== v55 ==
Design parameterized_signed_alu, start of the top module:
module parameterized_signed_alu #(parameter in_data_width=16,out_data_width=16,arith_out_data_width=32)(
input signed [in_data_width-1:0]A,B,
input clk,rst,
input [3:0]alu_fn,
output shift_flag,arith_flag,logic_flag,cmp_flag,carry_out,
output [out_data_width-1:0]shift_out,logic_out,cmp_out,
output signed[arith_out_data_width-1:0] arith_out
);
Size in the first run: roughly 5900 cells after synthesis, roughly 70 flip-flops, roughly 120 I/O pins, about 43000 sq um of cells after synthesis.
==> flow/config.mk <==
export PLATFORM = sky130hd
export DESIGN_NAME = parameterized_signed_alu
export DESIGN_NICKNAME = parameterized_signed_alu
export VERILOG_FILES = /design/flow/design.v
export SDC_FILE = /design/flow/constraint.sdc
export NUM_CORES = 4
export LEC_CHECK = 0
export ABC_AREA = 0
export CAP_MARGIN = 35
export CELL_PAD_IN_SITES_DETAIL_PLACEMENT = 2
export CORE_MARGIN = 10
export CORE_UTILIZATION = 50
export CTS_CLUSTER_DIAMETER = 164
export GPL_TIMING_DRIVEN = 0
export MAX_ROUTING_LAYER = met4
export SLEW_MARGIN = 40
==> flow/constraint.sdc <==
create_clock -name core_clock -period 107.0 [get_ports {clk}]
set_input_delay 21.4000 -clock core_clock [delete_from_list [all_inputs] [get_ports {clk}]]
set_output_delay 21.4000 -clock core_clock [all_outputs]
set_load 0.01 [all_outputs]
run.sh (not shown) runs the stock make flow with config.mk's settings and CLKGATE_MAP_FILE=.
v55: it failed with a tool error in detailed placement (3_5_place_dp), so there are no final results.
## Diff of input files: v43 against v55
Settings: CORE_UTILIZATION: 50 -> 71; SLEW_MARGIN: 40 -> 20; CELL_PAD_IN_SITES_DETAIL_PLACEMENT: 2 -> 0; SETUP_SLACK_MARGIN: unset -> 4.51; CORE_MARGIN: 10 -> 2; HOLD_SLACK_MARGIN: unset -> -0.1; GPL_TIMING_DRIVEN: 0 -> unset; the clock period (ns, I/O delays scaled along): 107.0 -> 81.4.
[summary]
- Seen in the log of v43: GRT-0228 during global routing (5_1_grt), after which the run never completed.
- The run showing the smaller number of rows created at floorplan is v43.
- Comparing v43 against v55, there is no change at all in post-synthesis adder-cell area fraction.
- Final weighted congestion of routability-driven global placement: v43 vs v55 up about 6.5%
- From v55 to v43, flip-flop and latch count after synthesis did not move at all.
- Total cells reported by yosys after synthesis came out exactly the same in v43 and v55.
- Synthesized cell count came out exactly the same in v43 and v55.
- Starting density of the core: v43 vs v55 up 21 points
- Against v55, die area in v43 fell by more than a quarter.
- v43 — die height 63 um lower, v55 as reference
Input-level comparison between v26 and v43:
Settings: a change of CORE_UTILIZATION from 71 to 23; a deleted HOLD_SLACK_MARGIN that had been -0.1; a deleted SETUP_SLACK_MARGIN that had been 4.51; a change of SLEW_MARGIN from 20 to 40; a change of the clock period (ns, I/O delays scaled along) from 81.4 to 86.1.
==> results <==
- v26 finished all stages; the layout is clean.
- [diff] detailed placer's ending HPWL, v26 relative to v43: regression
- Measured against each other, v43 and v26 differ in number of core rows, the lower figure coming from v43.
- Synthesized cell count: v26 vs v43 identical
- From v43 to v26 the numbers moved as follows: width of the die climbed 74%; number of post-CTS setup repair buffers dropped 229; die size climbed 130000 sq um; chip area in the Yosys report barely changed.
- Core utilization at floorplan in v26 is 49 points lower than in v43
- Final weighted congestion in routability-driven placement (higher): v43
- The run showing the smaller total placed instance area is v43.
Here is what was changed in the inputs of v31 compared with v26.
Settings: a change of CTS_CLUSTER_DIAMETER from 164 to 27; a change of CORE_UTILIZATION from 23 to 63; a change of the clock period (ns, I/O delays scaled along) from 86.1 to 116.0.
==> results <==
Re fraction of area in multi-input gates: v31 and v26 aren't equal, and the lower value belongs to v26.
On design area, v31 does better than v26.
Inputs modified between v31 and v3:
Settings: CTS_CLUSTER_DIAMETER changed from 27 to 164; CTS_CLUSTER_SIZE newly set to 98; PLACE_DENSITY newly set to 0.79; TNS_END_PERCENT newly set to 10; CORE_UTILIZATION changed from 63 to 23; the clock period (ns, I/O delays scaled along) changed from 116.0 to 86.1.
==> results <==
Re number of buffers added for setup after CTS: v3 is 10 up on v31. v31 → v3: relative slew slack now sits higher, met1 capacity usage during global routing shrank by 32 points, fraction of area in registers lower, final-layout fill cell count has increased. Taking v31 as the reference, in v3 hold slack moved down; top-level I/O count shows no meaningful change.
